==> run G <==
Design maxfinder, start of the top module:
module maxfinder(clk, rst, start, x1, x2, x3, x4, eps, done, result);
export LEC_CHECK = 0
export ABC_AREA = 1
export CAP_MARGIN = 5
export CORE_MARGIN = 2
export CORE_UTILIZATION = 72
export CTS_CLUSTER_DIAMETER = 360
export CTS_CLUSTER_SIZE = 59
export PLACE_DENSITY = 0.35
export SETUP_SLACK_MARGIN = -0.08
export SLEW_MARGIN = 20
create_clock -name core_clock -period 4.57 [get_ports {clk}]
run.sh (not shown) runs the stock make flow with config.mk's settings and CLKGATE_MAP_FILE=.
==> run M: changes against run G <==
Settings changed: CTS_CLUSTER_DIAMETER 360 to 236, CTS_CLUSTER_SIZE 59 to 74, HOLD_SLACK_MARGIN from default to 0.07, SETUP_SLACK_MARGIN -0.08 to default.
==> flow/constraint.sdc (replaced) <==
create_clock -name core_clock -period 5.01 [get_ports {clk}]
set_input_delay 1.0020 -clock core_clock [delete_from_list [all_inputs] [get_ports {clk}]]
set_output_delay 1.0020 -clock core_clock [all_outputs]
set_load 0.01 [all_outputs]
==> run X: changes against run G <==
Settings changed: ABC_AREA 1 to default, CAP_MARGIN 5 to 20, CORE_UTILIZATION 72 to 65, CTS_CLUSTER_DIAMETER 360 to default, CTS_CLUSTER_SIZE 59 to default, PLACE_DENSITY 0.35 to default, SETUP_SLACK_MARGIN -0.08 to default.
==> flow/constraint.sdc (replaced) <==
create_clock -name core_clock -period 5.02 [get_ports {clk}]
set_input_delay 1.0040 -clock core_clock [delete_from_list [all_inputs] [get_ports {clk}]]
set_output_delay 1.0040 -clock core_clock [all_outputs]
set_load 0.01 [all_outputs]
==> run C: changes against run G <==
Settings changed: CAP_MARGIN 5 to 20, CORE_ASPECT_RATIO from default to 0.5, CTS_CLUSTER_DIAMETER 360 to 221, CTS_CLUSTER_SIZE 59 to 98, PLACE_DENSITY 0.35 to default, SETUP_SLACK_MARGIN -0.08 to 0.68.
==> flow/constraint.sdc (replaced) <==
create_clock -name core_clock -period 3.73 [get_ports {clk}]
set_input_delay 0.7460 -clock core_clock [delete_from_list [all_inputs] [get_ports {clk}]]
set_output_delay 0.7460 -clock core_clock [all_outputs]
set_load 0.01 [all_outputs]
==> comparison table <==
| item | run G | run C | run M | run X |
|---|---|---|---|---|
| Run status | finished with violations | stopped before the end | finished with violations | finished with violations |
| Stage where the flow stopped | - | clock tree synthesis | - | - |
| Reasons for failing layout checks | capacitance limit, setup timing | - | setup timing | setup timing |
| R2R Path Start | datapath.PU4.reg1.reg1.out | - | datapath.PU4.reg1.reg0.out | datapath.PU4.reg3.reg1.out |
| Cell Pwr Density | 515 nW/um^2 | - | 421 nW/um^2 | 342 nW/um^2 |
| #MultiIn Comb | 1008 | - | 1008 | 991 |
| Sort of element at the start of the critical path | flip-flop | - | flip-flop | flip-flop |
| End point of the critical path | datapath.my_x4.reg0.out | - | datapath.my_x3.reg0.out | datapath.my_x1.reg1.out |
| Total iterations of the first detailed-routing run | 19 | - | 8 | 6 |
| Clk buf depth | 2 | - | 2 | 2 |
| Met1 global-route usage | 47.4% | - | 44.2% | 41.6% |
| Number of nets still failing antenna checks after routing | 0 | - | 0 | 0 |
| Clk pin slew, worst setup/hold paths | 0.06 ns | - | 0.06 ns | 0.06 ns |
| Setup slack after layout | -0.930 ns | - | -0.174 ns | -0.632 ns |
| Worst hold path class | reg -> reg | - | reg -> reg | reg -> reg |
| Via count of the first global-routing pass | 12300 | - | 10700 | 10500 |
| Category of the critical setup timing path | reg -> reg | - | reg -> reg | reg -> reg |
| TritonCTS clock tree | yes | - | yes | yes |
| Final setup viols | 31 | - | 18 | 21 |
| Number of logic stages on the critical path including buffering | 23 | - | 26 | 24 |
| Setup slack of the worst register-to-register path | -0.93 ns | - | -0.17 ns | -0.63 ns |

==> inputs of try-lagoon <==
Starting RTL as in the previous note.
Settings: LEC_CHECK=0, ABC_AREA=1, CAP_MARGIN=0, CORE_MARGIN=2, CORE_UTILIZATION=72, CTS_CLUSTER_DIAMETER=39, CTS_CLUSTER_SIZE=74, PLACE_DENSITY=0.67, SETUP_SLACK_MARGIN=1.39, SLEW_MARGIN=20; clock period 5.01 ns.
==> inputs of try-pepper, as changes to try-lagoon <==
- ABC_AREA: 1 -> not set
- CAP_MARGIN: 0 -> 20
- CORE_UTILIZATION: 72 -> 66
- CTS_CLUSTER_DIAMETER: 39 -> not set
- CTS_CLUSTER_SIZE: 74 -> not set
- PLACE_DENSITY: 0.67 -> not set
- SETUP_SLACK_MARGIN: 1.39 -> 1.77
==> flow/constraint.sdc (replaced) <==
create_clock -name core_clock -period 6.49 [get_ports {clk}]
set_input_delay 1.2980 -clock core_clock [delete_from_list [all_inputs] [get_ports {clk}]]
set_output_delay 1.2980 -clock core_clock [all_outputs]
set_load 0.01 [all_outputs]
==> inputs of try-delta, as changes to try-lagoon <==
- ABC_AREA: 1 -> not set
- CAP_MARGIN: 0 -> 20
- CORE_UTILIZATION: 72 -> 40
- CTS_CLUSTER_DIAMETER: 39 -> not set
- CTS_CLUSTER_SIZE: 74 -> not set
- PLACE_DENSITY: 0.67 -> not set
- SETUP_SLACK_MARGIN: 1.39 -> not set
==> flow/constraint.sdc (replaced) <==
create_clock -name core_clock -period 6.57 [get_ports {clk}]
set_input_delay 1.3140 -clock core_clock [delete_from_list [all_inputs] [get_ports {clk}]]
set_output_delay 1.3140 -clock core_clock [all_outputs]
set_load 0.01 [all_outputs]
==> flow_metrics.py <==
# Flow results
metrics = {
    "global_route": {
        "use_met1": 0.2468,
    },
    "critical_path": {
        "endpoint": "datapath.my_x1.reg1.out",
        "cp_cell_sequence": "inv_1 -> ha_1 -> ha_1 -> a211oi_2 -> fa_2 -> inv_1 -> fa_1 -> fa_2 -> fa_1 -> fa_1 -> inv_1 -> fa_1 -> fa_2 -> inv_1 -> ha_1 -> a21boi_1 -> o31a_1 -> ha_1 -> a21oi_2 -> o21ai_0 -> a21oi_1 -> nor2_1 -> a211o_1 -> a2111oi_4",
        "cp_slowest_cell": "fa_1",
        "reg2reg_from": "datapath.PU4.reg3.reg1.out",
    },
    "layout": {
        "comb_area_share": 0.6573,
        "nNetsFinal": 1784,
        "final_util": 0.4542,
        "fillCellCount": 3003,
    },
    "final_timing": {
        "maxSlewHeadroom": 0.3245,
        "worst_hold_slack_ns": 0.4503,
    },
    "placed_design": {
        "place_congestion": 0.8523,
    },
    "floorplanning": {
        "fp_util": 0.4076,
    },
    "run_status": {
        "status": "complete, no violations",
    },
    "synth": {
        "syn-mean-instance-area_um2": 9.055,
    },
}
-- figures above: try-delta

==> flow_metrics.py <==
# Flow results
metrics = {
    "run_status": {
        "status": "complete, but fails checks",
        "failed_checks": "negative setup slack",
    },
    "global_route": {
        "use_met1": 0.4241,
    },
    "final_timing": {
        "setup_viol": 10,
        "setup_slack_ns": -0.1986,
    },
    "layout": {
        "fillCellCount": 731,
        "final_util": 0.9057,
    },
}
-- figures above: try-lagoon

==> flow_metrics.py <==
# Flow results
metrics = {
    "drt": {
        "drtAntennaViolNets": 0,
    },
    "critical_path": {
        "reg2reg_from": "datapath.PU3.reg4.reg1.out",
        "cp_slowest_cell": "a211o_1",
    },
    "global_route": {
        "use_met1": 0.4143,
    },
    "placed_design": {
        "place_congestion": 0.8996,
    },
    "layout": {
        "fillCellCount": 1229,
        "final_util": 0.8065,
        "comb_area_share": 0.6701,
        "nNetsFinal": 1837,
    },
    "floorplanning": {
        "fp_util": 0.6722,
    },
    "synth": {
        "syn-mean-instance-area_um2": 9.055,
    },
    "run_status": {
        "status": "complete, no violations",
    },
    "final_timing": {
        "worst_hold_slack_ns": 0.4558,
    },
}
-- figures above: try-pepper


==> v4 <==
maxfinder again, from the RTL that the note above started with.
==> flow/config.mk <==
export PLATFORM = sky130hd
export DESIGN_NAME = maxfinder
export DESIGN_NICKNAME = maxfinder
export VERILOG_FILES = /design/flow/design.v
export SDC_FILE = /design/flow/constraint.sdc
export NUM_CORES = 4
export LEC_CHECK = 0
export CAP_MARGIN = 20
export CORE_ASPECT_RATIO = 1.18
export CORE_MARGIN = 2
export CORE_UTILIZATION = 72
export CTS_CLUSTER_DIAMETER = 396
export CTS_CLUSTER_SIZE = 25
export PLACE_DENSITY_LB_ADDON = 0.0
export SETUP_SLACK_MARGIN = 1.21
export SLEW_MARGIN = 20
==> flow/constraint.sdc <==
create_clock -name core_clock -period 6.07 [get_ports {clk}]
set_input_delay 1.2140 -clock core_clock [delete_from_list [all_inputs] [get_ports {clk}]]
set_output_delay 1.2140 -clock core_clock [all_outputs]
set_load 0.01 [all_outputs]
==> v17 (differences from v4) <==
- CORE_ASPECT_RATIO: 1.18 -> default
- CORE_UTILIZATION: 72 -> 40
- CTS_CLUSTER_DIAMETER: 396 -> default
- CTS_CLUSTER_SIZE: 25 -> default
- PLACE_DENSITY_LB_ADDON: 0.0 -> default
- SETUP_SLACK_MARGIN: 1.21 -> default
==> flow/constraint.sdc (replaced) <==
create_clock -name core_clock -period 9.0 [get_ports {clk}]
set_input_delay 1.8000 -clock core_clock [delete_from_list [all_inputs] [get_ports {clk}]]
set_output_delay 1.8000 -clock core_clock [all_outputs]
set_load 0.01 [all_outputs]
==> v30 (differences from v4) <==
- CORE_ASPECT_RATIO: 1.18 -> default
- CORE_UTILIZATION: 72 -> 65
- CTS_CLUSTER_DIAMETER: 396 -> default
- CTS_CLUSTER_SIZE: 25 -> default
- PLACE_DENSITY_LB_ADDON: 0.0 -> default
- SETUP_SLACK_MARGIN: 1.21 -> default
==> flow/constraint.sdc (replaced) <==
create_clock -name core_clock -period 5.01 [get_ports {clk}]
set_input_delay 1.0020 -clock core_clock [delete_from_list [all_inputs] [get_ports {clk}]]
set_output_delay 1.0020 -clock core_clock [all_outputs]
set_load 0.01 [all_outputs]
==> v35 (differences from v4) <==
- CORE_ASPECT_RATIO: 1.18 -> default
- CORE_UTILIZATION: 72 -> 17
- CTS_CLUSTER_DIAMETER: 396 -> default
- CTS_CLUSTER_SIZE: 25 -> default
- PLACE_DENSITY_LB_ADDON: 0.0 -> default
- SETUP_SLACK_MARGIN: 1.21 -> default
==> flow/constraint.sdc (replaced) <==
create_clock -name core_clock -period 9.49 [get_ports {clk}]
set_input_delay 1.8980 -clock core_clock [delete_from_list [all_inputs] [get_ports {clk}]]
set_output_delay 1.8980 -clock core_clock [all_outputs]
set_load 0.01 [all_outputs]
==> summary of the runs <==
Fmax, lowest first: v17, v35, v4, v30.
In area after synthesis, v4 and v35 do not differ.
Of v17 and v35, v17 has the higher critical path depth (gap 2).
v17 completed with no timing, DRC or antenna violations. v4 went through all stages and came out clean. v30 finished with negative setup slack left. v35 produced a clean layout.
Worst hold slack, lowest first: v17, v4, v35, v30.
No activity file was given, so power comes from the tool's default toggle rates.
